===== flow/run.sh =====
#!/bin/bash
# the make line also repeats each setting of config.mk as NAME=value (left out here)
make -C /OpenROAD-flow-scripts/flow DESIGN_CONFIG=/design/flow/config.mk WORK_HOME=/design/flow/orfs CLKGATE_MAP_FILE= finish

===== flow/config.mk =====
export PLATFORM = sky130hd
export DESIGN_NAME = Hq2x
export DESIGN_NICKNAME = Hq2x
export VERILOG_FILES = /design/flow/design.v
export SDC_FILE = /design/flow/constraint.sdc
export NUM_CORES = 4
export LEC_CHECK = 0
export ABC_AREA = 1
export CAP_MARGIN = 40
export CORE_MARGIN = 2
export CORE_UTILIZATION = 72
export CTS_CLUSTER_SIZE = 89
export PLACE_DENSITY = 0.6
export SETUP_SLACK_MARGIN = -0.27
export SLEW_MARGIN = 20

===== flow/constraint.sdc =====
create_clock -name core_clock -period 4.73 [get_ports {clk}]
set_input_delay 0.9460 -clock core_clock [delete_from_list [all_inputs] [get_ports {clk}]]
set_output_delay 0.9460 -clock core_clock [all_outputs]
set_load 0.01 [all_outputs]

===== flow/design.v =====
module Hq2x #(parameter LENGTH = 16, parameter HALF_DEPTH = 1, parameter DWIDTH = HALF_DEPTH ? 11 : 23)
(
	input             clk,
	input             ce_in,
	input  [DWIDTH:0] inputpixel,
	input             mono,
	input             disable_hq2x,
	input             reset_frame,
	input             reset_line,
	input             ce_out,
	input       [1:0] read_y,
	input             hblank,
	output [DWIDTH:0] outpixel
);
localparam AWIDTH = $clog2(LENGTH)-1;
localparam DWIDTH1 = DWIDTH+1;
function [5:0] hq_table;
	input [7:0] idx;
begin
	case (idx)
		8'd0: hq_table = 6'd19;
		8'd1: hq_table = 6'd19;
		8'd2: hq_table = 6'd26;
		8'd3: hq_table = 6'd11;
		8'd4: hq_table = 6'd19;
		8'd5: hq_table = 6'd19;
		8'd6: hq_table = 6'd26;
		8'd7: hq_table = 6'd11;
		8'd8: hq_table = 6'd23;
		8'd9: hq_table = 6'd15;
		8'd10: hq_table = 6'd47;
		8'd11: hq_table = 6'd35;
		8'd12: hq_table = 6'd23;
		8'd13: hq_table = 6'd15;
		8'd14: hq_table = 6'd55;
		8'd15: hq_table = 6'd39;
		8'd16: hq_table = 6'd19;
		8'd17: hq_table = 6'd19;
		8'd18: hq_table = 6'd26;
		8'd19: hq_table = 6'd58;
		8'd20: hq_table = 6'd19;
		8'd21: hq_table = 6'd19;
		8'd22: hq_table = 6'd26;
		8'd23: hq_table = 6'd58;
		8'd24: hq_table = 6'd23;
		8'd25: hq_table = 6'd15;
		8'd26: hq_table = 6'd35;
		8'd27: hq_table = 6'd35;
		8'd28: hq_table = 6'd23;
		8'd29: hq_table = 6'd15;
		8'd30: hq_table = 6'd7;
		8'd31: hq_table = 6'd35;
		8'd32: hq_table = 6'd19;
		8'd33: hq_table = 6'd19;
		8'd34: hq_table = 6'd26;
		8'd35: hq_table = 6'd11;
		8'd36: hq_table = 6'd19;
		8'd37: hq_table = 6'd19;
		8'd38: hq_table = 6'd26;
		8'd39: hq_table = 6'd11;
		8'd40: hq_table = 6'd23;
		8'd41: hq_table = 6'd15;
		8'd42: hq_table = 6'd55;
		8'd43: hq_table = 6'd39;
		8'd44: hq_table = 6'd23;
		8'd45: hq_table = 6'd15;
		8'd46: hq_table = 6'd51;
		8'd47: hq_table = 6'd43;
		8'd48: hq_table = 6'd19;
		8'd49: hq_table = 6'd19;
		8'd50: hq_table = 6'd26;
		8'd51: hq_table = 6'd58;
		8'd52: hq_table = 6'd19;
		8'd53: hq_table = 6'd19;
		8'd54: hq_table = 6'd26;
		8'd55: hq_table = 6'd58;
		8'd56: hq_table = 6'd23;
		8'd57: hq_table = 6'd15;
		8'd58: hq_table = 6'd51;
		8'd59: hq_table = 6'd35;
		8'd60: hq_table = 6'd23;
		8'd61: hq_table = 6'd15;
		8'd62: hq_table = 6'd7;
		8'd63: hq_table = 6'd43;
		8'd64: hq_table = 6'd19;
		8'd65: hq_table = 6'd19;
		8'd66: hq_table = 6'd26;
		8'd67: hq_table = 6'd11;
		8'd68: hq_table = 6'd19;
		8'd69: hq_table = 6'd19;
		8'd70: hq_table = 6'd26;
		8'd71: hq_table = 6'd11;
		8'd72: hq_table = 6'd23;
		8'd73: hq_table = 6'd61;
		8'd74: hq_table = 6'd35;
		8'd75: hq_table = 6'd35;
		8'd76: hq_table = 6'd23;
		8'd77: hq_table = 6'd61;
		8'd78: hq_table = 6'd51;
		8'd79: hq_table = 6'd35;
		8'd80: hq_table = 6'd19;
		8'd81: hq_table = 6'd19;
		8'd82: hq_table = 6'd26;
		8'd83: hq_table = 6'd11;
		8'd84: hq_table = 6'd19;
		8'd85: hq_table = 6'd19;
		8'd86: hq_table = 6'd26;
		8'd87: hq_table = 6'd11;
		8'd88: hq_table = 6'd23;
		8'd89: hq_table = 6'd15;
		8'd90: hq_table = 6'd51;
		8'd91: hq_table = 6'd35;
		8'd92: hq_table = 6'd23;
		8'd93: hq_table = 6'd15;
		8'd94: hq_table = 6'd51;
		8'd95: hq_table = 6'd35;
		8'd96: hq_table = 6'd19;
		8'd97: hq_table = 6'd19;
		8'd98: hq_table = 6'd26;
		8'd99: hq_table = 6'd11;
		8'd100: hq_table = 6'd19;
		8'd101: hq_table = 6'd19;
		8'd102: hq_table = 6'd26;
		8'd103: hq_table = 6'd11;
		8'd104: hq_table = 6'd23;
		8'd105: hq_table = 6'd61;
		8'd106: hq_table = 6'd7;
		8'd107: hq_table = 6'd35;
		8'd108: hq_table = 6'd23;
		8'd109: hq_table = 6'd61;
		8'd110: hq_table = 6'd7;
		8'd111: hq_table = 6'd43;
		8'd112: hq_table = 6'd19;
		8'd113: hq_table = 6'd19;
		8'd114: hq_table = 6'd26;
		8'd115: hq_table = 6'd11;
		8'd116: hq_table = 6'd19;
		8'd117: hq_table = 6'd19;
		8'd118: hq_table = 6'd26;
		8'd119: hq_table = 6'd58;
		8'd120: hq_table = 6'd23;
		8'd121: hq_table = 6'd15;
		8'd122: hq_table = 6'd51;
		8'd123: hq_table = 6'd35;
		8'd124: hq_table = 6'd23;
		8'd125: hq_table = 6'd61;
		8'd126: hq_table = 6'd7;
		8'd127: hq_table = 6'd43;
		8'd128: hq_table = 6'd19;
		8'd129: hq_table = 6'd19;
		8'd130: hq_table = 6'd26;
		8'd131: hq_table = 6'd11;
		8'd132: hq_table = 6'd19;
		8'd133: hq_table = 6'd19;
		8'd134: hq_table = 6'd26;
		8'd135: hq_table = 6'd11;
		8'd136: hq_table = 6'd23;
		8'd137: hq_table = 6'd15;
		8'd138: hq_table = 6'd47;
		8'd139: hq_table = 6'd35;
		8'd140: hq_table = 6'd23;
		8'd141: hq_table = 6'd15;
		8'd142: hq_table = 6'd55;
		8'd143: hq_table = 6'd39;
		8'd144: hq_table = 6'd19;
		8'd145: hq_table = 6'd19;
		8'd146: hq_table = 6'd26;
		8'd147: hq_table = 6'd11;
		8'd148: hq_table = 6'd19;
		8'd149: hq_table = 6'd19;
		8'd150: hq_table = 6'd26;
		8'd151: hq_table = 6'd11;
		8'd152: hq_table = 6'd23;
		8'd153: hq_table = 6'd15;
		8'd154: hq_table = 6'd51;
		8'd155: hq_table = 6'd35;
		8'd156: hq_table = 6'd23;
		8'd157: hq_table = 6'd15;
		8'd158: hq_table = 6'd51;
		8'd159: hq_table = 6'd35;
		8'd160: hq_table = 6'd19;
		8'd161: hq_table = 6'd19;
		8'd162: hq_table = 6'd26;
		8'd163: hq_table = 6'd11;
		8'd164: hq_table = 6'd19;
		8'd165: hq_table = 6'd19;
		8'd166: hq_table = 6'd26;
		8'd167: hq_table = 6'd11;
		8'd168: hq_table = 6'd23;
		8'd169: hq_table = 6'd15;
		8'd170: hq_table = 6'd55;
		8'd171: hq_table = 6'd39;
		8'd172: hq_table = 6'd23;
		8'd173: hq_table = 6'd15;
		8'd174: hq_table = 6'd51;
		8'd175: hq_table = 6'd43;
		8'd176: hq_table = 6'd19;
		8'd177: hq_table = 6'd19;
		8'd178: hq_table = 6'd26;
		8'd179: hq_table = 6'd11;
		8'd180: hq_table = 6'd19;
		8'd181: hq_table = 6'd19;
		8'd182: hq_table = 6'd26;
		8'd183: hq_table = 6'd11;
		8'd184: hq_table = 6'd23;
		8'd185: hq_table = 6'd15;
		8'd186: hq_table = 6'd51;
		8'd187: hq_table = 6'd39;
		8'd188: hq_table = 6'd23;
		8'd189: hq_table = 6'd15;
		8'd190: hq_table = 6'd7;
		8'd191: hq_table = 6'd43;
		8'd192: hq_table = 6'd19;
		8'd193: hq_table = 6'd19;
		8'd194: hq_table = 6'd26;
		8'd195: hq_table = 6'd11;
		8'd196: hq_table = 6'd19;
		8'd197: hq_table = 6'd19;
		8'd198: hq_table = 6'd26;
		8'd199: hq_table = 6'd11;
		8'd200: hq_table = 6'd23;
		8'd201: hq_table = 6'd15;
		8'd202: hq_table = 6'd51;
		8'd203: hq_table = 6'd35;
		8'd204: hq_table = 6'd23;
		8'd205: hq_table = 6'd15;
		8'd206: hq_table = 6'd51;
		8'd207: hq_table = 6'd39;
		8'd208: hq_table = 6'd19;
		8'd209: hq_table = 6'd19;
		8'd210: hq_table = 6'd26;
		8'd211: hq_table = 6'd11;
		8'd212: hq_table = 6'd19;
		8'd213: hq_table = 6'd19;
		8'd214: hq_table = 6'd26;
		8'd215: hq_table = 6'd11;
		8'd216: hq_table = 6'd23;
		8'd217: hq_table = 6'd15;
		8'd218: hq_table = 6'd51;
		8'd219: hq_table = 6'd35;
		8'd220: hq_table = 6'd23;
		8'd221: hq_table = 6'd15;
		8'd222: hq_table = 6'd7;
		8'd223: hq_table = 6'd35;
		8'd224: hq_table = 6'd19;
		8'd225: hq_table = 6'd19;
		8'd226: hq_table = 6'd26;
		8'd227: hq_table = 6'd11;
		8'd228: hq_table = 6'd19;
		8'd229: hq_table = 6'd19;
		8'd230: hq_table = 6'd26;
		8'd231: hq_table = 6'd11;
		8'd232: hq_table = 6'd23;
		8'd233: hq_table = 6'd15;
		8'd234: hq_table = 6'd51;
		8'd235: hq_table = 6'd35;
		8'd236: hq_table = 6'd23;
		8'd237: hq_table = 6'd15;
		8'd238: hq_table = 6'd7;
		8'd239: hq_table = 6'd43;
		8'd240: hq_table = 6'd19;
		8'd241: hq_table = 6'd19;
		8'd242: hq_table = 6'd26;
		8'd243: hq_table = 6'd11;
		8'd244: hq_table = 6'd19;
		8'd245: hq_table = 6'd19;
		8'd246: hq_table = 6'd26;
		8'd247: hq_table = 6'd11;
		8'd248: hq_table = 6'd23;
		8'd249: hq_table = 6'd15;
		8'd250: hq_table = 6'd7;
		8'd251: hq_table = 6'd35;
		8'd252: hq_table = 6'd23;
		8'd253: hq_table = 6'd15;
		8'd254: hq_table = 6'd7;
		8'd255: hq_table = 6'd43;
		default: hq_table = 6'd0;
	endcase
end
endfunction
wire [5:0] hqrule = hq_table(nextpatt);
reg [23:0] Prev0, Prev1, Prev2, Curr0, Curr1, Curr2, Next0, Next1, Next2;
reg [23:0] A, B, D, F, G, H;
reg  [7:0] pattern, nextpatt;
reg  [1:0] cyc;
reg  curbuf;
reg  prevbuf;
wire iobuf = !curbuf;
wire diff0, diff1;
DiffCheck diffcheck0(Curr1, (cyc == 0) ? Prev0 : (cyc == 1) ? Curr0 : (cyc == 2) ? Prev2 : Next1, diff0);
DiffCheck diffcheck1(Curr1, (cyc == 0) ? Prev1 : (cyc == 1) ? Next0 : (cyc == 2) ? Curr2 : Next2, diff1);
wire [7:0] new_pattern = {diff1, diff0, pattern[7:2]};
wire [23:0] X = (cyc == 0) ? A : (cyc == 1) ? Prev1 : (cyc == 2) ? Next1 : G;
wire [23:0] blend_result_pre;
Blend blender(clk, ce_in, disable_hq2x ? 6'd0 : hqrule, Curr0, X, B, D, F, H, blend_result_pre);
wire [DWIDTH:0] Curr20tmp;
wire     [23:0] Curr20 = HALF_DEPTH ? h2rgb(Curr20tmp) : Curr20tmp;
wire [DWIDTH:0] Curr21tmp;
wire     [23:0] Curr21 = HALF_DEPTH ? h2rgb(Curr21tmp) : Curr21tmp;
reg  [AWIDTH:0] wrin_addr2;
reg  [DWIDTH:0] wrpix;
reg             wrin_en;
function [23:0] h2rgb;
	input [11:0] v;
begin
	h2rgb = mono ? {v[7:0], v[7:0], v[7:0]} : {v[11:8],v[11:8],v[7:4],v[7:4],v[3:0],v[3:0]};
end
endfunction
function [11:0] rgb2h;
	input [23:0] v;
begin
	rgb2h = mono ? {4'b0000, v[23:20], v[19:16]} : {v[23:20], v[15:12], v[7:4]};
end
endfunction
hq2x_in #(.LENGTH(LENGTH), .DWIDTH(DWIDTH)) hq2x_in
(
	.clk(clk),
	.rdaddr(offs),
	.rdbuf0(prevbuf),
	.rdbuf1(curbuf),
	.q0(Curr20tmp),
	.q1(Curr21tmp),
	.wraddr(wrin_addr2),
	.wrbuf(iobuf),
	.data(wrpix),
	.wren(wrin_en)
);
reg     [AWIDTH+1:0] read_x;
reg     [AWIDTH+1:0] wrout_addr; 
reg                  wrout_en;
reg  [DWIDTH1*4-1:0] wrdata, wrdata_pre;
wire [DWIDTH1*4-1:0] outpixel_x4;
reg  [DWIDTH1*2-1:0] outpixel_x2;
assign outpixel = read_x[0] ? outpixel_x2[DWIDTH1*2-1:DWIDTH1] : outpixel_x2[DWIDTH:0];
hq2x_buf #(.NUMWORDS(LENGTH*2), .AWIDTH(AWIDTH+1), .DWIDTH(DWIDTH1*4-1)) hq2x_out
(
	.clock(clk),
	.rdaddress({read_x[AWIDTH+1:1],read_y[1]}),
	.q(outpixel_x4),
	.data(wrdata),
	.wraddress(wrout_addr),
	.wren(wrout_en)
);
always @(posedge clk) begin
	if(ce_out) begin
		if(read_x[0]) outpixel_x2 <= read_y[0] ? outpixel_x4[DWIDTH1*4-1:DWIDTH1*2] : outpixel_x4[DWIDTH1*2-1:0];
		if(~hblank & ~&read_x) read_x <= read_x + 1'd1;
		if(hblank) read_x <= 0;
	end
end
wire [DWIDTH:0] blend_result = HALF_DEPTH ? rgb2h(blend_result_pre) : blend_result_pre[DWIDTH:0];
reg [AWIDTH:0] offs;
reg old_reset_line;
reg old_reset_frame;
reg [3:0] wrdata_finished;
reg [AWIDTH+1:0] waddr;
always @(posedge clk) begin
	wrout_en <= 0;
	wrin_en  <= 0;
	if(ce_in) begin
		case(cyc)
			0: wrdata[DWIDTH:0]                   <= blend_result;
			1: wrdata[DWIDTH1+DWIDTH:DWIDTH1]     <= blend_result;
			2: wrdata[DWIDTH1*3+DWIDTH:DWIDTH1*3] <= blend_result;
			3: wrdata[DWIDTH1*2+DWIDTH:DWIDTH1*2] <= blend_result;
		endcase
		wrdata_finished <= wrdata_finished << 1;
		if(wrdata_finished[3]) begin
			wrout_en <= 1;
			wrout_addr <= waddr;
		end
		if(~&offs) begin
			if (cyc == 1) begin
				Prev2 <= Curr20;
				Curr2 <= Curr21;
				Next2 <= HALF_DEPTH ? h2rgb(inputpixel) : inputpixel;
				wrpix <= inputpixel;
				wrin_addr2 <= offs;
				wrin_en <= 1;
			end
			if(cyc==3) begin
				offs <= offs + 1'd1;
				waddr <= {offs, curbuf};
				wrdata_finished[0] <= 1;
			end
		end
		pattern <= new_pattern;
		if(cyc==3) begin
			nextpatt <= {new_pattern[7:6], new_pattern[3], new_pattern[5], new_pattern[2], new_pattern[4], new_pattern[1:0]};
			{A, G} <= {Prev0, Next0};
			{B, F, H, D} <= {Prev1, Curr2, Next1, Curr0};
			{Prev0, Prev1} <= {Prev1, Prev2};
			{Curr0, Curr1} <= {Curr1, Curr2};
			{Next0, Next1} <= {Next1, Next2};
		end else begin
			nextpatt <= {nextpatt[5], nextpatt[3], nextpatt[0], nextpatt[6], nextpatt[1], nextpatt[7], nextpatt[4], nextpatt[2]};
			{B, F, H, D} <= {F, H, D, B};
		end
		cyc <= cyc + 1'b1;
		if(old_reset_line && ~reset_line) begin
			old_reset_frame <= reset_frame;
			offs <= 0;
			cyc <= 0;
			curbuf <= ~curbuf;
			prevbuf <= curbuf;
			{Prev0, Prev1, Prev2, Curr0, Curr1, Curr2, Next0, Next1, Next2} <= '0;
			if(old_reset_frame & ~reset_frame) begin
				curbuf <= 0;
				prevbuf <= 0;
			end
		end
		old_reset_line  <= reset_line;
	end
end
endmodule
module hq2x_in #(parameter LENGTH = 16, parameter DWIDTH = 11, parameter AWIDTH = $clog2(LENGTH)-1)
(
	input            clk,
	input [AWIDTH:0] rdaddr,
	input            rdbuf0, rdbuf1,
	output[DWIDTH:0] q0,q1,
	input [AWIDTH:0] wraddr,
	input            wrbuf,
	input [DWIDTH:0] data,
	input            wren
);
wire  [DWIDTH:0] out0, out1;
assign q0 = rdbuf0 ? out1 : out0;
assign q1 = rdbuf1 ? out1 : out0;
hq2x_buf #(.NUMWORDS(LENGTH), .AWIDTH(AWIDTH), .DWIDTH(DWIDTH)) buf0(clk,data,rdaddr,wraddr,wren && (wrbuf == 0),out0);
hq2x_buf #(.NUMWORDS(LENGTH), .AWIDTH(AWIDTH), .DWIDTH(DWIDTH)) buf1(clk,data,rdaddr,wraddr,wren && (wrbuf == 1),out1);
endmodule
module hq2x_buf #(parameter NUMWORDS = 16, parameter AWIDTH = 3, parameter DWIDTH = 11)
(
	input                 clock,
	input      [DWIDTH:0] data,
	input      [AWIDTH:0] rdaddress,
	input      [AWIDTH:0] wraddress,
	input                 wren,
	output reg [DWIDTH:0] q
);
reg [DWIDTH:0] ram[0:NUMWORDS-1];
always_ff@(posedge clock) begin
	if(wren) ram[wraddress] <= data;
	q <= ram[rdaddress];
end
endmodule
module DiffCheck
(
	input [23:0] rgb1,
	input [23:0] rgb2,
	output       result
);
	wire [7:0] r = rgb1[7:1]   - rgb2[7:1];
	wire [7:0] g = rgb1[15:9]  - rgb2[15:9];
	wire [7:0] b = rgb1[23:17] - rgb2[23:17];
	wire [8:0] t = $signed(r) + $signed(b);
	wire [9:0] y = $signed(t) + $signed({g[7], g});
	wire [8:0] u = $signed(r) - $signed(b);
	wire [9:0] v = $signed({g, 1'b0}) - $signed(t);
	wire y_inside = (y < 10'h60 || y >= 10'h3a0);
	wire u_inside = (!u[8:4] || &u[8:4]);  
	wire v_inside = (v < 10'h18 || v >= 10'h3e8);
	assign result = !(y_inside && u_inside && v_inside);
endmodule
module Blend
(
	input         clk,
	input         clk_en,
	input   [5:0] rule,
	input  [23:0] E,
	input  [23:0] A,
	input  [23:0] B,
	input  [23:0] D,
	input  [23:0] F,
	input  [23:0] H,
	output reg [23:0] Result
);
	localparam BLEND1 = 7'b110_10_00;  
	localparam BLEND2 = 7'b100_10_10;  
	localparam BLEND3 = 7'b101_10_01;  
	localparam BLEND4 = 7'b110_01_01;  
	localparam BLEND5 = 7'b010_11_11;  
	localparam BLEND6 = 7'b111_00_00;  
	reg [23:0] a,b,d,e,h,f;
	reg  [3:0] bl_rule;
	reg  [1:0] df_rule;
	always @(posedge clk) if (clk_en) begin
		{bl_rule,df_rule} <= rule;
		a <= A; b <= B; d <= D; e <= E; f <= F; h <= H;
	end
	wire is_diff;
	DiffCheck diff_checker(df_rule[1] ? b : h, df_rule[0] ? d : f, is_diff);
	reg [23:0] i10,i20,i30;
	reg  [6:0] op0;
	always @(posedge clk) if (clk_en) begin
		i10 <= e;
		case({!is_diff, bl_rule})
		1,11,12,13,17: {op0, i20, i30} <= {BLEND1, a, 24'd0};
		      2,14,18: {op0, i20, i30} <= {BLEND1, d, 24'd0};
		      3,15,19: {op0, i20, i30} <= {BLEND1, b, 24'd0};
			4,20,24,27: {op0, i20, i30} <= {BLEND2, d, b};
			      5,21: {op0, i20, i30} <= {BLEND2, a, b};
			      6,22: {op0, i20, i30} <= {BLEND2, a, d};
		        25,29: {op0, i20, i30} <= {BLEND5, d, b};
			        26: {op0, i20, i30} <= {BLEND6, d, b};
			        28: {op0, i20, i30} <= {BLEND4, d, b};
			        30: {op0, i20, i30} <= {BLEND3, b, d};
			        31: {op0, i20, i30} <= {BLEND3, d, b};
		      default: {op0, i20, i30} <= {BLEND1, e, 24'd0}; 
		endcase
	end
	reg [23:0] i1,i2,i3;
	reg  [6:0] op;
	always @(posedge clk) if (clk_en) begin
		op <= op0; i1 <= i10; i2 <= i20; i3 <= i30;
	end
	function  [34:0] mul24x3;
		input  [23:0] op1;
		input   [2:0] op2;
	begin
		mul24x3 = 0;
		if(op2[0]) mul24x3 = mul24x3 + {op1[23:16], 4'b0000, op1[15:8], 4'b0000, op1[7:0]};
		if(op2[1]) mul24x3 = mul24x3 + {op1[23:16], 4'b0000, op1[15:8], 4'b0000, op1[7:0], 1'b0};
		if(op2[2]) mul24x3 = mul24x3 + {op1[23:16], 4'b0000, op1[15:8], 4'b0000, op1[7:0], 2'b00};
	end
	endfunction
	wire [35:0] res = {mul24x3(i1, op[6:4]), 1'b0} + mul24x3(i2, {op[3:2], !op[3:2]}) + mul24x3(i3, {op[1:0], !op[3:2]});
	always @(posedge clk) if (clk_en) Result <= {res[35:28],res[23:16],res[11:4]};
endmodule

==> results of run 1 <==
-- layer usage --
| metal | routed length, um | up-vias | GRT usage [%] |
|---|---|---|---|
| met3 | 47560 | 1473 | 7.947 |
| li1 | - | 39172 | - |
| met2 | 169700 | 7481 | 62.77 |
| met5 | 0 | - | 0 |
| met4 | 22790 | 0 | 21.78 |
| met1 | 127600 | 43885 | 54.80 |
-- what timing repair did --
item                       4_1_cts  5_1_grt
setup endpoints to repair       74       75
gates resized                  508      349
gates cloned                     4        5
buffers inserted                99       40
pin swaps                      273      193
-- per-stage QoR --
step	setup TNS [ns]	total power, mW	instances	setup WS, ns	cell area [um2]
floorplan	-16.18	41.32	10383	-0.5966	124100
global placement	-52.43	48.74	12950	-0.9251	132500
detailed placement	-58.57	49.33	12985	-1.002	133100
CTS	-38.59	73.12	13558	-0.6528	144700
global route	-67.43	78.88	13635	-1.167	147100
finish	-49.35	75.95	13638	-0.8789	147100
-- layout make-up --
class / instances / area (um2) / area share (%)
diodes: 3 / 7.507 / 0.005105
clock buffers: 352 / 7517 / 5.111
clock inverters: 130 / 1330 / 0.9044
inverters: 747 / 2864 / 1.947
multi-input cells: 6274 / 39100 / 26.59
flip-flops and latches: 2803 / 83430 / 56.73
well taps: 2233 / 2794 / 1.900
repair buffers: 1096 / 10020 / 6.813
==> impl_metrics.ini, run 1 <==
; implementation run metrics
[layout]
area_delta_synth_final_pct = 18.83
finalNetCount = 11634
n_fill_cell = 7790
final_util_pct = 85.92

[pwr]
clock_power_mw = 21.9
maxPowerGroup = registers
p_int_mw = 52.07
ir_drop_uv = 1773
pg_seq_mw = 29.1
seqPwrFrac_pct = 38.4
switching_share_pct = 31.44
power.share.clock_pct = 28.9
p_switching_mw = 23.88
p_comb_share_pct = 32.7
power_density_nw_per_um2 = 516.5
leakagePower_nw = 54.65
powerComb_mw = 24.9

[clock_network]
cts_root_buf = clkbuf_16
htreeDepth = 5
worstSkewPairLatency_ns = 0.96
numClockSinks = 2803
cts_buffer_depth = 4
cts_tree = yes
hold_buffers = 0
clk_pin_slew_ns = 0.07
cts_buffers = 283

[floorplan]
die-width_um = 418.6
fp_util_pct = 72.31
coreArea_um2 = 171200
ios = 34
rows = 152
dieArea_um2 = 175200
fp.dieH_um = 418.6

[sta]
maxSlewViolCount = 0
maxSlewHeadroom_pct = 30.81
min_period_over_period_pct = 118.6
worst_hold_slack_ns = 0.3982
max_clock_freq_ghz = 0.1783
finClkSkew_ns = 0.06110
final_hold_viol_count = 0
worst_slew_pin_slew_ns = 1.038
finalCriticalPeriod_ns = 5.609
setup_viol = 75
finalWorstSetupSlack_ns = -0.8789
rsz0062_at_grt = true

[route]
vias = 92011
vias_per_cell = 6.747
routed_wl_mm = 367.6
drtAntennaViolNets = 0
dr.pass1.iters = 9
drc = 0
wire_per_inst_um = 26.96
drt_iter0_drc = 15868

[synth]
largest_area_cell = edfxtp_1
yosysChipArea_um2 = 123800
ys_seq_elements = 2803
common_cells = 2729 x edfxtp_1, 1553 x nor2_1, 1427 x o21ai_0, 1097 x nand2_1, 729 x inv_1
flop_cell = edfxtp_1
edf_count = 2729
yosysUniqueCellTypes = 58
syn_area_um2 = 123800
aoi_share_pct = 11.98
adder_share_pct = 4.503
most_common_cell = edfxtp_1
ys_seq_share_pct = 67.41
avgSynthCellArea_um2 = 11.92
fp_nets = 10812
synth-xor-area-share_pct = 1.054
mux_share_pct = 1.109
synthTopCellsByArea = edfxtp_1 66%, o21ai_0 5.8%, nor2_1 4.7%, ha_1 3.5%, nand2_1 3.3%
simple_gate_share_pct = 9.947
yosysCellCount = 10383
syn-instance-count = 10383
yosysTopAreaCellShare_pct = 66.21
logic_family = AND-OR/OR-AND gates
async_flop_share_pct = 0
yosys_warnings = 4

[worst_setup_path]
worstSetupPathType = flop to flop
cp.required_ns = 5.46
r2r_end = blender.Result[16]$_DFFE_PP_
r2r_slack_ns = -0.88
endpoint = blender.Result[16]$_DFFE_PP_
arrival_ns = 6.33
crit_buf_inv = 9
rr_worst_depth = 32
critPathMaxFanout = 8
crit_slowest_cell = fa_1
crit_path_end_kind = flop
crit_top_cell = nand2_1
worstReg2RegStart = blender.op[3]$_DFFE_PP_
path_delay_family = adder cells
slowest_delay_ns = 0.58
cp-start-kind = flop
crit_cells = 32
timing.critical_path.from = blender.op[3]$_DFFE_PP_

[job]
openroad.warnings = 116
cap_violations = 0

[worst_hold_path]
hold_path_startpoint = blender.i30[22]$_DFFE_PP_
min-delay-path-class = flop to flop
hold_end = blender.i3[22]$_DFFE_PP_
min_delay_path_depth = 0

[placement]
place_congestion = 0.9271
portBuffers = 33
dpl.hpwl_mm = 210.3

[grt]
antenna_found_initial = 4
grt_pass1_wl_mm = 527.7
grt_max_degree = 197
grt_pass1_vias = 88461
track_usage_pct = 40.46
grt-ovfl-total = 0

[outcome]
outcome = failed layout checks
failed_checks = negative setup slack
==> inputs of run 2 (changes only) <==
Settings changed: ABC_AREA 1 to 0, CAP_MARGIN 40 to 15, CELL_PAD_IN_SITES_DETAIL_PLACEMENT from default to 0, CORE_ASPECT_RATIO from default to 1.15, CTS_CLUSTER_DIAMETER from default to 360, CTS_CLUSTER_SIZE 89 to 24, GPL_ROUTABILITY_DRIVEN from default to 1, HOLD_SLACK_MARGIN from default to 0.29, MAX_ROUTING_LAYER from default to met5, MIN_ROUTING_LAYER from default to met1, PLACE_DENSITY 0.6 to default, PLACE_DENSITY_LB_ADDON from default to 0.0, SETUP_SLACK_MARGIN -0.27 to -0.33, TNS_END_PERCENT from default to 75.
Clock period 4.73 ns to 4.6 ns, I/O delays scaled along.
==> impl_metrics.ini, run 2 <==
; implementation run metrics
[synth]
yosysTopAreaCellShare_pct = 67.23
yosysCellCount = 6951
ys_seq_share_pct = 68.44
synth-xor-area-share_pct = 1.459
avgSynthCellArea_um2 = 17.54
aoi_share_pct = 4.901
common_cells = 2729 x edfxtp_1, 600 x mux4_2, 343 x ha_1, 316 x a21oi_1, 315 x nor2_1
yosys_warnings = 4
syn_area_um2 = 121900
simple_gate_share_pct = 3.985
edf_count = 2729
largest_area_cell = edfxtp_1
yosysChipArea_um2 = 121900
synthTopCellsByArea = edfxtp_1 67%, mux4_2 11%, ha_1 3.5%, mux2_2 2.5%, a21oi_1 1.3%
logic_family = multiplexers
ys_seq_elements = 2803
syn-instance-count = 6951
most_common_cell = edfxtp_1
adder_share_pct = 4.572
flop_cell = edfxtp_1
async_flop_share_pct = 0
yosysUniqueCellTypes = 78
mux_share_pct = 14.78
fp_nets = 7380

[sta]
max_clock_freq_ghz = 0.1682
setup_viol = 75
finalCriticalPeriod_ns = 5.946
min_period_over_period_pct = 129.3
worst_slew_pin_slew_ns = 1.217
final_hold_viol_count = 0
rsz0062_at_grt = true
finClkSkew_ns = 0.02681
finalWorstSetupSlack_ns = -1.346
worst_hold_slack_ns = 0.4110
fin_setup_tns_ns = -84.51
maxSlewHeadroom_pct = 18.89
maxSlewViolCount = 0

[clock_network]
htreeDepth = 4
worstSkewPairLatency_ns = 0.83
clk_pin_slew_ns = 0.11
cts_buffers = 134
cts_root_buf = clkbuf_16
cts_tree = yes
cts_buffer_depth = 3
hold_buffers = 0
numClockSinks = 2803

[grt]
grt_pass1_wl_mm = 465.5
grt_max_degree = 175
grt_pass1_vias = 70042
grt-ovfl-total = 0
antenna_found_initial = 9
track_usage_pct = 37.63

[worst_hold_path]
hold_end = blender.i1[8]$_DFFE_PP_
min-delay-path-class = flop to flop
hold_path_startpoint = blender.i10[8]$_DFFE_PP_
min_delay_path_depth = 0

[worst_setup_path]
rr_worst_depth = 30
crit_path_end_kind = flop
critPathMaxFanout = 11
endpoint = blender.Result[23]$_DFFE_PP_
worstReg2RegStart = blender.op[4]$_DFFE_PP_
arrival_ns = 6.60
path_delay_family = AND-OR/OR-AND gates
slowest_delay_ns = 0.43
r2r_slack_ns = -1.35
crit_buf_inv = 4
timing.critical_path.from = blender.op[4]$_DFFE_PP_
crit_cells = 30
crit_slowest_cell = fa_1
cp.required_ns = 5.26
r2r_end = blender.Result[23]$_DFFE_PP_
cp-start-kind = flop
worstSetupPathType = flop to flop

[outcome]
outcome = failed layout checks
failed_checks = negative setup slack

[route]
routed_wl_mm = 320.9
drtAntennaViolNets = 0
route.met2.wl_mm = 163.8
vias = 68744
dr.max_layer_used = met5
met3WireLength_mm = 30.16
wire_per_inst_um = 32.32
drt-met1-wl_mm = 104.7
dr.pass1.iters = 7
drt_iter0_drc = 8856
vias_per_cell = 6.924
drc = 0

[placement]
portBuffers = 33
place_congestion = 0.9174
placed_cell_area_um2 = 131600
dpl.hpwl_mm = 189.1
dp.cells = 9675

[job]
openroad.warnings = 77
cap_violations = 0

[pwr]
pg_seq_mw = 30.2
leakagePower_nw = 47.53
power.share.clock_pct = 21.2
seqPwrFrac_pct = 47.7
powerComb_mw = 19.7
clock_power_mw = 13.4
power_density_nw_per_um2 = 464.1
p_comb_share_pct = 31.1
maxPowerGroup = registers
ir_drop_uv = 1473
p_int_mw = 44.56
p_switching_mw = 18.72
switching_share_pct = 29.59

[floorplan]
dieArea_um2 = 172600
ios = 34
die-width_um = 387.7
fp.dieH_um = 445.2
rows = 161
coreArea_um2 = 167800
fp_util_pct = 72.64

[layout]
finalNetCount = 8061
layoutNonFillerInstCount = 9929
final_util_pct = 81.25
final_area_um2 = 136300
area_delta_synth_final_pct = 11.85
[run 2: through the flow]
| step | worst slack [ns] | total power [mW] |
|---|---|---|
| 4_1_cts | -1.327 | 62.35 |
| 3_5_place_dp | -1.411 | 48.95 |
| 3_3_place_gp | -1.272 | 48.33 |
| 5_1_grt | -1.716 | 65.81 |
| 2_1_floorplan | -0.9289 | 41.70 |
| 6_report | -1.346 | 63.28 |
[run 2: final cells by class]
type / count / area, um2
Fill cell: 7936 / 31460
Sequential cell: 2803 / 83430
Multi-Input combinational cell: 3548 / 37680
Inverter: 276 / 1036
Tap cell: 2200 / 2753
Clock buffer: 220 / 3719
Clock inverter: 9 / 136.4
Timing Repair Buffer: 869 / 7577
Antenna cell: 4 / 10.01
[run 2: repair_timing]
action,in CTS,in global routing
pin swaps,13,53
gates cloned,1,0
resized,37,107
setup endpoints to repair,75,75
buffers inserted,7,17
[run 2: layer usage]
| layer | up-vias | track usage [%] |
|---|---|---|
| met2 | 4530 | 64.42 |
| met4 | 6 | 21.11 |
| met3 | 1100 | 5.527 |
| li1 | 28578 | - |
| met1 | 34530 | 46.63 |
| met5 | - | 0 |
==> inputs of run 3 (changes only) <==
Settings changed: CELL_PAD_IN_SITES_DETAIL_PLACEMENT 0 to 2, CELL_PAD_IN_SITES_GLOBAL_PLACEMENT from default to 3, CORE_ASPECT_RATIO 1.15 to 0.98, CORE_MARGIN 2 to 10, CORE_UTILIZATION 72 to 22, CTS_CLUSTER_DIAMETER 360 to 241, CTS_CLUSTER_SIZE 24 to default, GPL_TIMING_DRIVEN from default to 0, HOLD_SLACK_MARGIN 0.29 to 0.28, MAX_ROUTING_LAYER met5 to met4, MIN_ROUTING_LAYER met1 to met2, PLACE_DENSITY_LB_ADDON 0.0 to 0.15, SETUP_SLACK_MARGIN -0.33 to default, SLEW_MARGIN 20 to 15, TNS_END_PERCENT 75 to 90.
==> impl_metrics.ini, run 3 <==
; implementation run metrics
[synth]
flop_cell = edfxtp_1
aoi_share_pct = 4.901
synth-xor-area-share_pct = 1.459
synthTopCellsByArea = edfxtp_1 67%, mux4_2 11%, ha_1 3.5%, mux2_2 2.5%, a21oi_1 1.3%
syn_area_um2 = 121900
edf_count = 2729
simple_gate_share_pct = 3.985
most_common_cell = edfxtp_1
yosysCellCount = 6951
yosysUniqueCellTypes = 78
fp_nets = 7380
mux_share_pct = 14.78
common_cells = 2729 x edfxtp_1, 600 x mux4_2, 343 x ha_1, 316 x a21oi_1, 315 x nor2_1
ys_seq_share_pct = 68.44
largest_area_cell = edfxtp_1
async_flop_share_pct = 0
avgSynthCellArea_um2 = 17.54
adder_share_pct = 4.572
ys_seq_elements = 2803
syn-instance-count = 6951
yosysChipArea_um2 = 121900
yosys_warnings = 4
logic_family = multiplexers
yosysTopAreaCellShare_pct = 67.23

[grt]
grt-ovfl-total = 0
antenna_found_initial = 1
grt_pass1_vias = 107073
grt_pass1_wl_mm = 613.7
track_usage_pct = 23.33
grt_max_degree = 111

[clock_network]
clk_pin_slew_ns = 0.06
cts_buffers = 345
worstSkewPairLatency_ns = 1.02
cts_tree = yes
cts_buffer_depth = 4
htreeDepth = 5
cts_root_buf = clkbuf_16
numClockSinks = 2803

[pwr]
p_comb_share_pct = 27.1
pg_seq_mw = 30.5
maxPowerGroup = registers
switching_share_pct = 32.01
p_switching_mw = 25.13
finalPower_mw = 78.50
powerComb_mw = 21.3
leakagePower_nw = 49.98
p_int_mw = 53.37
seqPwrFrac_pct = 38.9
power_density_nw_per_um2 = 520.5
ir_drop_uv = 469.4
clock_power_mw = 26.7
power.share.clock_pct = 34.1

[worst_hold_path]
min_delay_path_depth = 0
hold_path_startpoint = blender.i10[22]$_DFFE_PP_
min-delay-path-class = flop to flop
hold_end = blender.i1[22]$_DFFE_PP_

[worst_setup_path]
cp.required_ns = 5.28
timing.critical_path.from = cyc[0]$_SDFFCE_PP0P_
r2r_end = nextpatt[6]$_DFFE_PP_
endpoint = nextpatt[6]$_DFFE_PP_
crit_cells = 31
cp-start-kind = flop
slowest_delay_ns = 0.44
crit_buf_inv = 9
worstReg2RegStart = cyc[0]$_SDFFCE_PP0P_
worstSetupPathType = flop to flop
crit_path_end_kind = flop
arrival_ns = 7.08
crit_slowest_cell = a2111oi_4
critPathMaxFanout = 6
r2r_slack_ns = -1.80
path_delay_family = AND-OR/OR-AND gates
rr_worst_depth = 31

[outcome]
outcome = failed layout checks
failed_checks = negative setup slack

[layout]
area_delta_synth_final_pct = 23.73
final_area_um2 = 150800
finalNetCount = 8021
final_util_pct = 27.32
n_fill_cell = 56854

[sta]
finalWorstSetupSlack_ns = -1.801
min_period_over_period_pct = 139.2
maxSlewViolCount = 0
worst_slew_pin_slew_ns = 1.226
finalCriticalPeriod_ns = 6.401
final_hold_viol_count = 0
setup_viol = 75
max_clock_freq_ghz = 0.1562
rsz0062_at_grt = true
maxSlewHeadroom_pct = 18.28
finClkSkew_ns = 0.1023

[route]
dr.max_layer_used = met4
vias_per_cell = 5.616
drt-met1-wl_um = 0
drt_iter0_drc = 9056
vias = 85770
met3WireLength_mm = 203.5
drtAntennaViolNets = 0
dr.pass1.iters = 6
route.met2.wl_mm = 228.2
wire_per_inst_um = 29.11
drc = 0
routed_wl_mm = 444.6

[floorplan]
fp.dieH_um = 756.9
fp_util_pct = 22.08
die-width_um = 771.9
rows = 270
dieArea_um2 = 584200
coreArea_um2 = 552000
ios = 34

[placement]
portBuffers = 31
placed_cell_area_um2 = 135300
place_ws_ns = -3.820
dpl.hpwl_mm = 316.8
place_congestion = 0.8803

[job]
cap_violations = 0
openroad.warnings = 78
[run 3: cell type report]
type                    instances  area [um2]  share of cell area [%]
diodes                         56       140.1                 0.09291
plain buffers                 317        1889                   1.253
clock buffers                 435        9201                   6.101
clock inverters               193        1554                   1.030
inverters                     276        1036                  0.6869
multi-input cells            3548       39880                   26.44
flip-flops and latches       2803       83430                   55.32
well taps                    7344        9189                   6.093
repair buffers                301        4502                   2.985
[run 3: repair_timing]
item,4_1_cts,5_1_grt
pin swaps,134,109
hold buffers,1,0
hold endpoints to repair,7,0
endpoints found under the setup margin,75,75
gates cloned,6,0
gates resized,459,209
setup buffers,92,38
[run 3: through the flow]
step / instances / hold WS [ns] / TNS (ns)
detailed placement: 14456 / 0.4057 / -249.56
floorplan: 6951 / 0.4003 / -54.63
global route: 15222 / 0.3927 / -139.92
finish: 15273 / 0.3859 / -115.24
CTS: 15178 / 0.3804 / -114.54
global placement: 14326 / 0.4034 / -
[run 3: layer usage]
layer | global-route usage (%) | vias up
met3 | 33.04 | 995
met2 | 25.68 | 26547
li1 | - | 28625
met1 | - | 29603
met5 | - | -
met4 | 2.619 | 0
==> inputs of run 4 (changes only) <==
Settings changed: ABC_AREA 0 to default, CAP_MARGIN 15 to 40, CELL_PAD_IN_SITES_DETAIL_PLACEMENT 2 to default, CELL_PAD_IN_SITES_GLOBAL_PLACEMENT 3 to default, CORE_ASPECT_RATIO 0.98 to default, CORE_MARGIN 10 to 2, CORE_UTILIZATION 22 to 72, CTS_CLUSTER_DIAMETER 241 to default, CTS_CLUSTER_SIZE from default to 17, GPL_ROUTABILITY_DRIVEN 1 to default, GPL_TIMING_DRIVEN 0 to default, HOLD_SLACK_MARGIN 0.28 to default, MAX_ROUTING_LAYER met4 to default, MIN_ROUTING_LAYER met2 to default, PLACE_DENSITY_LB_ADDON 0.15 to 0.0, SLEW_MARGIN 15 to 20, TNS_END_PERCENT 90 to default.
Clock period 4.6 ns to 5.3 ns, I/O delays scaled along.
==> impl_metrics.ini, run 4 <==
; implementation run metrics
[synth]
ys_seq_share_pct = 68.44
syn_area_um2 = 121900
flop_cell = edfxtp_1
syn-instance-count = 6951
yosys_warnings = 4
fp_nets = 7380
synthTopCellsByArea = edfxtp_1 67%, mux4_2 11%, ha_1 3.5%, mux2_2 2.5%, a21oi_1 1.3%
yosysTopAreaCellShare_pct = 67.23
yosysChipArea_um2 = 121900
async_flop_share_pct = 0
common_cells = 2729 x edfxtp_1, 600 x mux4_2, 343 x ha_1, 316 x a21oi_1, 315 x nor2_1
aoi_share_pct = 4.901
avgSynthCellArea_um2 = 17.54
largest_area_cell = edfxtp_1
simple_gate_share_pct = 3.985
yosysCellCount = 6951
most_common_cell = edfxtp_1
edf_count = 2729
mux_share_pct = 14.78
synth-xor-area-share_pct = 1.459
logic_family = multiplexers
ys_seq_elements = 2803
yosysUniqueCellTypes = 78
adder_share_pct = 4.572

[worst_setup_path]
crit_cells = 26
crit_path_end_kind = flop
critPathMaxFanout = 24
arrival_ns = 6.99
path_delay_family = AND-OR/OR-AND gates
r2r_end = blender.i20[20]$_DFFE_PP_
crit_slowest_cell = or4b_4
crit_buf_inv = 8
timing.critical_path.from = blender.df_rule[1]$_SDFFCE_PP0P_
r2r_slack_ns = -1.08
cp-start-kind = flop
slowest_delay_ns = 0.49
rr_worst_depth = 26
endpoint = blender.i20[20]$_DFFE_PP_
worstReg2RegStart = blender.df_rule[1]$_SDFFCE_PP0P_
worstSetupPathType = flop to flop
cp.required_ns = 5.92

[layout]
layoutNonFillerInstCount = 10144
area.sequential_um2 = 83430
area_delta_synth_final_pct = 17.58
final_util_pct = 84.95
finalNetCount = 8142
comb_area_um2 = 39440
n_fill_cell = 6788

[job]
openroad.warnings = 90
cap_violations = 0

[pwr]
clock_power_mw = 20.4
p_comb_share_pct = 30.2
powerComb_mw = 20.2
seqPwrFrac_pct = 39.3
p_int_mw = 45.87
p_switching_mw = 20.86
leakagePower_nw = 50.23
finalPower_mw = 66.73
pg_seq_mw = 26.2
ir_drop_uv = 1466
switching_share_pct = 31.26
power_density_nw_per_um2 = 465.6
power.share.clock_pct = 30.5
maxPowerGroup = registers

[clock_network]
worstSkewPairLatency_ns = 1.01
clk_pin_slew_ns = 0.07
cts_buffers = 284
cts_buffer_depth = 4
cts_root_buf = clkbuf_16
htreeDepth = 5
numClockSinks = 2803
hold_buffers = 0
cts_tree = yes

[floorplan]
coreArea_um2 = 168700
rows = 151
fp.dieH_um = 415.5
dieArea_um2 = 172600
fp_util_pct = 72.25
ios = 34
die-width_um = 415.5

[sta]
final_hold_viol_count = 0
max_clock_freq_ghz = 0.1568
finClkSkew_ns = 0.08098
finalWorstSetupSlack_ns = -1.077
min_period_over_period_pct = 120.3
setup_viol = 71
worst_slew_pin_slew_ns = 1.266
finalCriticalPeriod_ns = 6.377
maxSlewViolCount = 0
fin_setup_tns_ns = -48.82
maxSlewHeadroom_pct = 15.38
rsz0062_at_grt = true

[grt]
grt-ovfl-total = 0
track_usage_pct = 42.44
antenna_found_initial = 26
grt_max_degree = 151
grt_pass1_wl_mm = 520.4
grt_pass1_vias = 74211

[route]
drt_iter0_drc = 14276
vias = 76817
drtAntennaViolNets = 0
dr.pass1.iters = 12
wire_per_inst_um = 39.61
drc = 0
vias_per_cell = 7.573
routed_wl_mm = 401.8

[outcome]
failed_checks = negative setup slack
outcome = failed layout checks

[worst_hold_path]
min_delay_path_depth = 0
min-delay-path-class = flop to flop
hold_path_startpoint = blender.i30[23]$_DFFE_PP_
hold_end = blender.i3[23]$_DFFE_PP_

[placement]
portBuffers = 33
place_congestion = 0.8770
dp.cells = 9480
dpl.hpwl_mm = 186.7
run 4: per-stage QoR:
step	hold slack [ns]	worst slack [ns]	instance area (um2)
3_5_place_dp	0.4045	-0.6182	130000
5_1_grt	0.4267	-1.216	143300
6_report	0.4136	-1.077	143300
3_3_place_gp	0.4008	-0.4753	129400
4_1_cts	0.3907	-0.5797	140800
2_1_floorplan	0.4003	-0.2235	122500
run 4: final cells by class:
| cell class | count | area share [%] |
|---|---|---|
| multi-input cells | 3548 | 27.51 |
| clock inverters | 114 | 0.6652 |
| flip-flops and latches | 2803 | 58.21 |
| diodes | 13 | 0.02270 |
| inverters | 276 | 0.7298 |
| repair buffers | 800 | 5.485 |
| clock buffers | 372 | 5.439 |
| well taps | 2218 | 1.936 |
run 4: metal layers:
| layer | up-vias | wire [um] | track usage [%] |
|---|---|---|---|
| met4 | 30 | 35770 | 21.93 |
| li1 | 28895 | - | - |
| met3 | 2309 | 58750 | 9.606 |
| met5 | - | 201 | 0 |
| met1 | 37248 | 123400 | 56.92 |
| met2 | 8335 | 183700 | 66.47 |
run 4: repair_timing:
| action | in CTS | in global routing |
|---|---|---|
| setup endpoints to repair | 72 | 75 |
| cloned | 5 | 2 |
| buffers inserted | 72 | 47 |
| pin swaps | 109 | 156 |
| gates resized | 264 | 281 |
==> inputs of run 5 (changes only) <==
Settings changed: CAP_MARGIN 40 to 20, CELL_PAD_IN_SITES_DETAIL_PLACEMENT from default to 2, CELL_PAD_IN_SITES_GLOBAL_PLACEMENT from default to 2, CORE_UTILIZATION 72 to 64, CTS_CLUSTER_DIAMETER from default to 223, CTS_CLUSTER_SIZE 17 to 36, GPL_TIMING_DRIVEN from default to 0, MAX_ROUTING_LAYER from default to met5, MIN_ROUTING_LAYER from default to met2, PLACE_DENSITY_LB_ADDON 0.0 to default, SETUP_SLACK_MARGIN from default to 0.48, SLEW_MARGIN 20 to 40, TNS_END_PERCENT from default to 10.
Clock period 5.3 ns to 8.0 ns, I/O delays scaled along.
==> impl_metrics.ini, run 5 <==
; flow metrics
[synth]
synthTopCellsByArea = edfxtp_1 67%, mux4_2 11%, ha_1 3.5%, mux2_2 2.5%, a21oi_1 1.3%
flop_cell = edfxtp_1
syn_area_um2 = 121900
largest_area_cell = edfxtp_1
simple_gate_share_pct = 3.985
yosysCellCount = 6951
synth-xor-area-share_pct = 1.459
syn-instance-count = 6951
yosysChipArea_um2 = 121900
logic_family = multiplexers
async_flop_share_pct = 0
yosys_warnings = 4
ys_seq_elements = 2803
avgSynthCellArea_um2 = 17.54
aoi_share_pct = 4.901
yosysTopAreaCellShare_pct = 67.23
fp_nets = 7380
adder_share_pct = 4.572
ys_seq_share_pct = 68.44
most_common_cell = edfxtp_1
yosysUniqueCellTypes = 78
mux_share_pct = 14.78
common_cells = 2729 x edfxtp_1, 600 x mux4_2, 343 x ha_1, 316 x a21oi_1, 315 x nor2_1
edf_count = 2729

[outcome]
haltStage = detailed placement
outcome = did not finish
error = [ERROR DPL-0033] detailed placement checks failed during check placement.

[floorplan]
dieArea_um2 = 194000
ios = 34
fp.dieH_um = 440.4
die-width_um = 440.4
rows = 160
fp_util_pct = 64.23
coreArea_um2 = 189800

[placement]
place_congestion = 1.040
portBuffers = 31
==> inputs of run 6 (changes only) <==
Settings changed: CELL_PAD_IN_SITES_DETAIL_PLACEMENT 2 to default, CELL_PAD_IN_SITES_GLOBAL_PLACEMENT 2 to default, CORE_UTILIZATION 64 to 71, CTS_CLUSTER_DIAMETER 223 to 28, CTS_CLUSTER_SIZE 36 to 35, GPL_TIMING_DRIVEN 0 to default, MAX_ROUTING_LAYER met5 to met4, MIN_ROUTING_LAYER met2 to default, PLACE_DENSITY from default to 0.6, SETUP_SLACK_MARGIN 0.48 to default, SLEW_MARGIN 40 to 20, TNS_END_PERCENT 10 to default.
Clock period 8.0 ns to 6.31 ns, I/O delays scaled along.
==> impl_metrics.ini, run 6 <==
; implementation run metrics
[sta]
max_clock_freq_ghz = 0.1514
finalWorstSetupSlack_ns = -0.2957
finalCriticalPeriod_ns = 6.606
rsz0062_at_grt = true
worst_slew_pin_slew_ns = 1.291
final_hold_viol_count = 0
setup_viol = 27
fin_setup_tns_ns = -2.395
maxSlewViolCount = 0
maxSlewHeadroom_pct = 13.75
min_period_over_period_pct = 104.7
finClkSkew_ns = 0.09582

[synth]
async_flop_share_pct = 0
simple_gate_share_pct = 3.985
avgSynthCellArea_um2 = 17.54
yosysChipArea_um2 = 121900
yosysUniqueCellTypes = 78
ys_seq_share_pct = 68.44
largest_area_cell = edfxtp_1
synthTopCellsByArea = edfxtp_1 67%, mux4_2 11%, ha_1 3.5%, mux2_2 2.5%, a21oi_1 1.3%
logic_family = multiplexers
yosysCellCount = 6951
yosysTopAreaCellShare_pct = 67.23
most_common_cell = edfxtp_1
mux_share_pct = 14.78
edf_count = 2729
fp_nets = 7380
flop_cell = edfxtp_1
yosys_warnings = 4
ys_seq_elements = 2803
common_cells = 2729 x edfxtp_1, 600 x mux4_2, 343 x ha_1, 316 x a21oi_1, 315 x nor2_1
aoi_share_pct = 4.901
adder_share_pct = 4.572
syn-instance-count = 6951
syn_area_um2 = 121900
synth-xor-area-share_pct = 1.459

[clock_network]
cts_buffer_depth = 4
cts_root_buf = clkbuf_16
cts_tree = yes
cts_buffers = 490
hold_buffers = 0
clk_pin_slew_ns = 0.05
worstSkewPairLatency_ns = 1.08
numClockSinks = 2803
htreeDepth = 5

[layout]
area_delta_synth_final_pct = 19.05
n_fill_cell = 6890
finalNetCount = 7880
final_util_pct = 84.78
final_area_um2 = 145100

[floorplan]
fp.dieH_um = 418.3
ios = 34
coreArea_um2 = 171200
die-width_um = 418.3
dieArea_um2 = 175000
rows = 152
fp_util_pct = 71.22

[pwr]
clock_power_mw = 28.0
seqPwrFrac_pct = 35.1
p_int_mw = 44.14
switching_share_pct = 30.33
power.share.clock_pct = 44.2
p_switching_mw = 19.22
maxPowerGroup = clock
p_comb_share_pct = 20.7
power_density_nw_per_um2 = 436.6
powerComb_mw = 13.1
ir_drop_uv = 749.6
finalPower_mw = 63.36
leakagePower_nw = 51.13
pg_seq_mw = 22.2

[worst_hold_path]
min-delay-path-class = flop to flop
min_delay_path_depth = 0
hold_path_startpoint = blender.i10[16]$_DFFE_PP_
hold_end = blender.i1[16]$_DFFE_PP_

[grt]
grt_max_degree = 184
track_usage_pct = 44.08
grt_pass1_wl_mm = 527.8
antenna_found_initial = 21
grt-ovfl-total = 0
grt_pass1_vias = 74126

[placement]
place_congestion = 0.9009
placed_cell_area_um2 = 126100
portBuffers = 33
place_ws_ns = -0.1588
dpl.hpwl_mm = 172.2

[worst_setup_path]
rr_worst_depth = 25
arrival_ns = 7.29
worstSetupPathType = flop to flop
path_delay_family = AND-OR/OR-AND gates
slowest_delay_ns = 0.54
endpoint = blender.i20[18]$_DFFE_PP_
r2r_end = blender.i20[18]$_DFFE_PP_
r2r_slack_ns = -0.30
cp.required_ns = 6.99
crit_path_end_kind = flop
crit_cells = 25
worstReg2RegStart = blender.df_rule[0]$_SDFFCE_PP0P_
cp-start-kind = flop
crit_top_cell = buf_4
crit_buf_inv = 9
crit_slowest_cell = edfxtp_1
timing.critical_path.from = blender.df_rule[0]$_SDFFCE_PP0P_
critPathMaxFanout = 14

[route]
routed_wl_mm = 402.9
drtAntennaViolNets = 0
vias_per_cell = 7.544
vias = 76414
dr.pass1.iters = 9
drc = 0
wire_per_inst_um = 39.78
drt_iter0_drc = 14679

[job]
cap_violations = 0
openroad.warnings = 95

[outcome]
failed_checks = negative setup slack
outcome = failed layout checks
run 6: metal layers:
metal	GRT usage (%)	share of wire, %	vias up
li1	-	-	28614
met1	57.19	31	37322
met2	65.75	46	8426
met3	11.23	14	2052
met4	22.23	7.7	0
met5	-	0	-
run 6: area by class of cell:
type                            instances  area, um2  area share [%]
Antenna cell                           32      80.08         0.05518
Clock buffer                          554      12750           8.785
Clock inverter                        351       4000           2.756
Inverter                              276       1036          0.7139
Multi-Input combinational cell       3548      37850           26.08
Sequential cell                      2803      83430           57.49
Tap cell                             2233       2794           1.925
Timing Repair Buffer                  332       3176           2.188
run 6: per-stage QoR:
step / hold slack (ns) / std cells
after floorplan: 0.4003 / 6951
after global routing: 0.4193 / 10124
after CTS: 0.4168 / 10033
final: 0.4111 / 10129
after detailed placement: 0.4045 / 9119
after global placement: 0.4004 / 9118
run 6: what timing repair did:
action,in CTS,in global routing
pin swaps,4,71
endpoints found under the setup margin,27,68
endpoints found under the hold margin,0,0
cloned,1,2
setup buffers,8,46
gates resized,52,279
==> inputs of run 7 (changes only) <==
Settings changed: CORE_UTILIZATION 71 to 72, CTS_CLUSTER_DIAMETER 28 to default, CTS_CLUSTER_SIZE 35 to default, MAX_ROUTING_LAYER met4 to default, PLACE_DENSITY 0.6 to default, PLACE_DENSITY_LB_ADDON from default to 0.0, SETUP_SLACK_MARGIN from default to 1.03.
Clock period 6.31 ns to 4.01 ns, I/O delays scaled along.
==> impl_metrics.ini, run 7 <==
; implementation run metrics
[synth]
simple_gate_share_pct = 3.985
synth-xor-area-share_pct = 1.459
ys_seq_elements = 2803
mux_share_pct = 14.78
yosysChipArea_um2 = 121900
logic_family = multiplexers
syn-instance-count = 6951
adder_share_pct = 4.572
largest_area_cell = edfxtp_1
fp_nets = 7380
most_common_cell = edfxtp_1
yosys_warnings = 4
flop_cell = edfxtp_1
aoi_share_pct = 4.901
async_flop_share_pct = 0
syn_area_um2 = 121900
synthTopCellsByArea = edfxtp_1 67%, mux4_2 11%, ha_1 3.5%, mux2_2 2.5%, a21oi_1 1.3%
yosysUniqueCellTypes = 78
edf_count = 2729
avgSynthCellArea_um2 = 17.54
ys_seq_share_pct = 68.44
yosysCellCount = 6951
yosysTopAreaCellShare_pct = 67.23
common_cells = 2729 x edfxtp_1, 600 x mux4_2, 343 x ha_1, 316 x a21oi_1, 315 x nor2_1

[worst_setup_path]
path_delay_family = simple AND/OR/NAND/NOR gates
cp-start-kind = flop
crit_slowest_cell = edfxtp_1
r2r_end = nextpatt[7]$_DFFE_PP_
critPathMaxFanout = 6
worstSetupPathType = flop to flop
crit_cells = 29
endpoint = nextpatt[7]$_DFFE_PP_
crit_top_cell = buf_4
r2r_slack_ns = -2.47
rr_worst_depth = 29
arrival_ns = 7.10
crit_buf_inv = 9
timing.critical_path.from = cyc[0]$_SDFFCE_PP0P_
crit_path_end_kind = flop
worstReg2RegStart = cyc[0]$_SDFFCE_PP0P_
cp.required_ns = 4.63
slowest_delay_ns = 0.48

[clock_network]
hold_buffers = 0
cts_tree = yes
clk_pin_slew_ns = 0.08
cts_buffers = 281
cts_buffer_depth = 4
cts_root_buf = clkbuf_16
worstSkewPairLatency_ns = 0.98
htreeDepth = 5
numClockSinks = 2803

[pwr]
clock_power_mw = 27.0
p_int_mw = 60.22
maxPowerGroup = registers
seqPwrFrac_pct = 39.9
switching_share_pct = 30.97
leakagePower_nw = 50.97
p_comb_share_pct = 29.2
power.share.clock_pct = 30.9
p_switching_mw = 27.02
power_density_nw_per_um2 = 607.8
powerComb_mw = 25.4
ir_drop_uv = 1829
pg_seq_mw = 34.8

[route]
drt_iter0_drc = 14521
drtAntennaViolNets = 0
wire_per_inst_um = 39.48
drc = 0
routed_wl_mm = 408.1
vias = 77629
dr.pass1.iters = 14
vias_per_cell = 7.510
met3WireLength_mm = 57.74
dr.max_layer_used = met5
drt-met1-wl_mm = 122.0
route.met2.wl_mm = 188.2

[layout]
finalNetCount = 8327
n_fill_cell = 6599
area_delta_synth_final_pct = 17.75
layoutNonFillerInstCount = 10337
final_util_pct = 85.07

[floorplan]
ios = 34
rows = 151
coreArea_um2 = 168700
die-width_um = 415.5
dieArea_um2 = 172600
fp.dieH_um = 415.5
fp_util_pct = 72.25

[grt]
grt_pass1_vias = 75991
track_usage_pct = 44.00
antenna_found_initial = 40
grt_pass1_wl_mm = 536.1
grt-ovfl-total = 0
grt_max_degree = 119

[worst_hold_path]
min-delay-path-class = input port to flop
min_delay_path_depth = 1
hold_end = cyc[0]$_SDFFCE_PP0P_
hold_path_startpoint = ce_in

[sta]
maxSlewViolCount = 0
fin_setup_tns_ns = -146.17
maxSlewHeadroom_pct = 21.03
finalWorstSetupSlack_ns = -2.467
min_period_over_period_pct = 161.5
rsz0062_at_grt = true
final_hold_viol_count = 0
finalCriticalPeriod_ns = 6.477
worst_slew_pin_slew_ns = 1.185
max_clock_freq_ghz = 0.1544
finClkSkew_ns = 0.06512
setup_viol = 75

[job]
cap_violations = 0
openroad.warnings = 88

[outcome]
failed_checks = negative setup slack
outcome = failed layout checks

[placement]
dpl.hpwl_mm = 189.5
portBuffers = 33
place_congestion = 0.9046
dp.cells = 9701
## run 7: layer usage
metal | vias up | track usage (%)
li1 | 29258 | -
met5 | - | 0
met2 | 8188 | 69.07
met1 | 37639 | 55.20
met4 | 44 | 28.78
met3 | 2500 | 11.23
## run 7: area by class of cell
class | instances | area (um2) | share of cell area, %
Sequential cell | 2803 | 83430 | 58.13
Multi-Input combinational cell | 3548 | 38820 | 27.05
Timing Repair Buffer | 988 | 8661 | 6.034
Clock buffer | 366 | 7629 | 5.315
Tap cell | 2218 | 2775 | 1.933
Clock inverter | 119 | 1126 | 0.7846
Inverter | 276 | 1041 | 0.7253
Antenna cell | 19 | 47.55 | 0.03313
## run 7: metrics by stage
stage	hold slack, ns	area (um2)	total power, mW	worst slack, ns
detailed placement	0.4045	131500	55.49	-2.024
CTS	0.2015	141800	83.46	-1.917
global route	0.2366	143500	89.27	-2.377
finish	0.2508	143500	87.24	-2.467
floorplan	0.4003	122700	47.93	-1.514
global placement	0.4003	131500	54.68	-1.930
## run 7: timing repair
item,in CTS,in global routing
cloned,3,4
endpoints found under the hold margin,0,0
resized,266,235
setup buffers,70,38
endpoints found under the setup margin,140,124
pin swaps,117,111
==> inputs of run 8 (changes only) <==
Settings changed: ABC_AREA from default to 1, CAP_MARGIN 20 to 40, CTS_CLUSTER_DIAMETER from default to 400, PLACE_DENSITY from default to 0.4, PLACE_DENSITY_LB_ADDON 0.0 to default, SETUP_SLACK_MARGIN 1.03 to default.
Clock period 4.01 ns to 4.69 ns, I/O delays scaled along.
==> impl_metrics.ini, run 8 <==
; implementation run metrics
[outcome]
outcome = failed layout checks
failed_checks = negative setup slack

[route]
drtAntennaViolNets = 0
drc = 0
vias_per_cell = 6.819
wire_per_inst_um = 27.53
vias = 93192
routed_wl_mm = 376.2
dr.pass1.iters = 9
drt_iter0_drc = 15902

[synth]
adder_share_pct = 4.503
largest_area_cell = edfxtp_1
edf_count = 2729
syn-instance-count = 10383
synth-xor-area-share_pct = 1.054
simple_gate_share_pct = 9.947
async_flop_share_pct = 0
fp_nets = 10812
synthTopCellsByArea = edfxtp_1 66%, o21ai_0 5.8%, nor2_1 4.7%, ha_1 3.5%, nand2_1 3.3%
logic_family = AND-OR/OR-AND gates
ys_seq_elements = 2803
yosysCellCount = 10383
yosysUniqueCellTypes = 58
flop_cell = edfxtp_1
avgSynthCellArea_um2 = 11.92
yosysTopAreaCellShare_pct = 66.21
syn_area_um2 = 123800
common_cells = 2729 x edfxtp_1, 1553 x nor2_1, 1427 x o21ai_0, 1097 x nand2_1, 729 x inv_1
most_common_cell = edfxtp_1
ys_seq_share_pct = 67.41
aoi_share_pct = 11.98
yosysChipArea_um2 = 123800
mux_share_pct = 1.109
yosys_warnings = 4

[worst_setup_path]
crit_top_cell = a21oi_2
crit_cells = 37
endpoint = blender.Result[18]$_DFFE_PP_
cp.required_ns = 5.34
rr_worst_depth = 37
worstReg2RegStart = blender.op[2]$_DFFE_PP_
arrival_ns = 6.21
r2r_end = blender.Result[18]$_DFFE_PP_
r2r_slack_ns = -0.87
crit_slowest_cell = fa_2
cp-start-kind = flop
crit_path_end_kind = flop
timing.critical_path.from = blender.op[2]$_DFFE_PP_
path_delay_family = adder cells
slowest_delay_ns = 0.55
critPathMaxFanout = 7
worstSetupPathType = flop to flop
crit_buf_inv = 9

[layout]
finalNetCount = 11664
n_fill_cell = 7749
area_delta_synth_final_pct = 18.96
area.sequential_um2 = 83430
comb_area_um2 = 39110

[placement]
place_ws_ns = -0.9217
portBuffers = 33
dpl.hpwl_mm = 209.5
place_congestion = 0.9423

[pwr]
power.share.clock_pct = 28.5
finalPower_mw = 76.99
p_comb_share_pct = 33.4
switching_share_pct = 31.84
power_density_nw_per_um2 = 522.9
clock_power_mw = 21.9
seqPwrFrac_pct = 38.1
p_switching_mw = 24.51
maxPowerGroup = registers
pg_seq_mw = 29.4
leakagePower_nw = 54.67
powerComb_mw = 25.7
ir_drop_uv = 1939
p_int_mw = 52.48

[sta]
maxSlewHeadroom_pct = 27.20
final_hold_viol_count = 0
min_period_over_period_pct = 118.5
worst_slew_pin_slew_ns = 1.092
finClkSkew_ns = 0.05474
worst_hold_slack_ns = 0.4105
rsz0062_at_grt = true
finalWorstSetupSlack_ns = -0.8667
max_clock_freq_ghz = 0.1800
setup_viol = 75
finalCriticalPeriod_ns = 5.557
maxSlewViolCount = 0

[clock_network]
cts_buffers = 283
cts_root_buf = clkbuf_16
numClockSinks = 2803
cts_tree = yes
clk_pin_slew_ns = 0.06
worstSkewPairLatency_ns = 0.95
cts_buffer_depth = 4
hold_buffers = 0
htreeDepth = 5

[floorplan]
die-width_um = 418.6
rows = 152
coreArea_um2 = 171200
fp_util_pct = 72.31
fp.dieH_um = 418.6
ios = 34
dieArea_um2 = 175200

[job]
cap_violations = 0
openroad.warnings = 110

[worst_hold_path]
hold_end = blender.i3[22]$_DFFE_PP_
min_delay_path_depth = 0
min-delay-path-class = flop to flop
hold_path_startpoint = blender.i30[22]$_DFFE_PP_

[grt]
grt_pass1_vias = 88743
grt-ovfl-total = 0
track_usage_pct = 41.22
grt_max_degree = 197
antenna_found_initial = 17
grt_pass1_wl_mm = 536.2
-- run 8: area by class of cell --
class                      count  area share, %
timing repair buffer        1126          6.979
clock buffer                 360          5.189
sequential                  2803          56.67
inverter                     747          1.955
multi-input combinational   6274          26.56
tap                         2233          1.898
clock inverter               116         0.7377
antenna                        8        0.01360
-- run 8: through the flow --
| stage | utilization, % | area (um2) | TNS [ns] | cells |
|---|---|---|---|---|
| floorplan | - | 124500 | -10.63 | 10383 |
| global placement | 77.62 | 132900 | -61.97 | 12962 |
| detailed placement | 77.83 | 133200 | -61.45 | 12982 |
| CTS | 84.57 | 144800 | -39.70 | 13574 |
| global route | 86.01 | 147200 | -70.46 | 13660 |
| finish | 86.02 | 147200 | -55.03 | 13667 |
-- run 8: timing repair --
item                                   CTS  global route
pin swaps                              171           211
setup endpoints to repair               75            75
endpoints found under the hold margin    0             0
setup buffers                          116            41
gates cloned                             6             3
gates resized                          441           342
-- run 8: per-layer routing --
metal	part of all wire, %	vias up	GRT usage, %
li1	-	39215	-
met4	6.3	14	22.01
met5	0.032	-	0
met3	14	1712	8.684
met2	46	7931	63.38
met1	34	44320	56.01
Power is estimated from default activity; no workload was simulated.
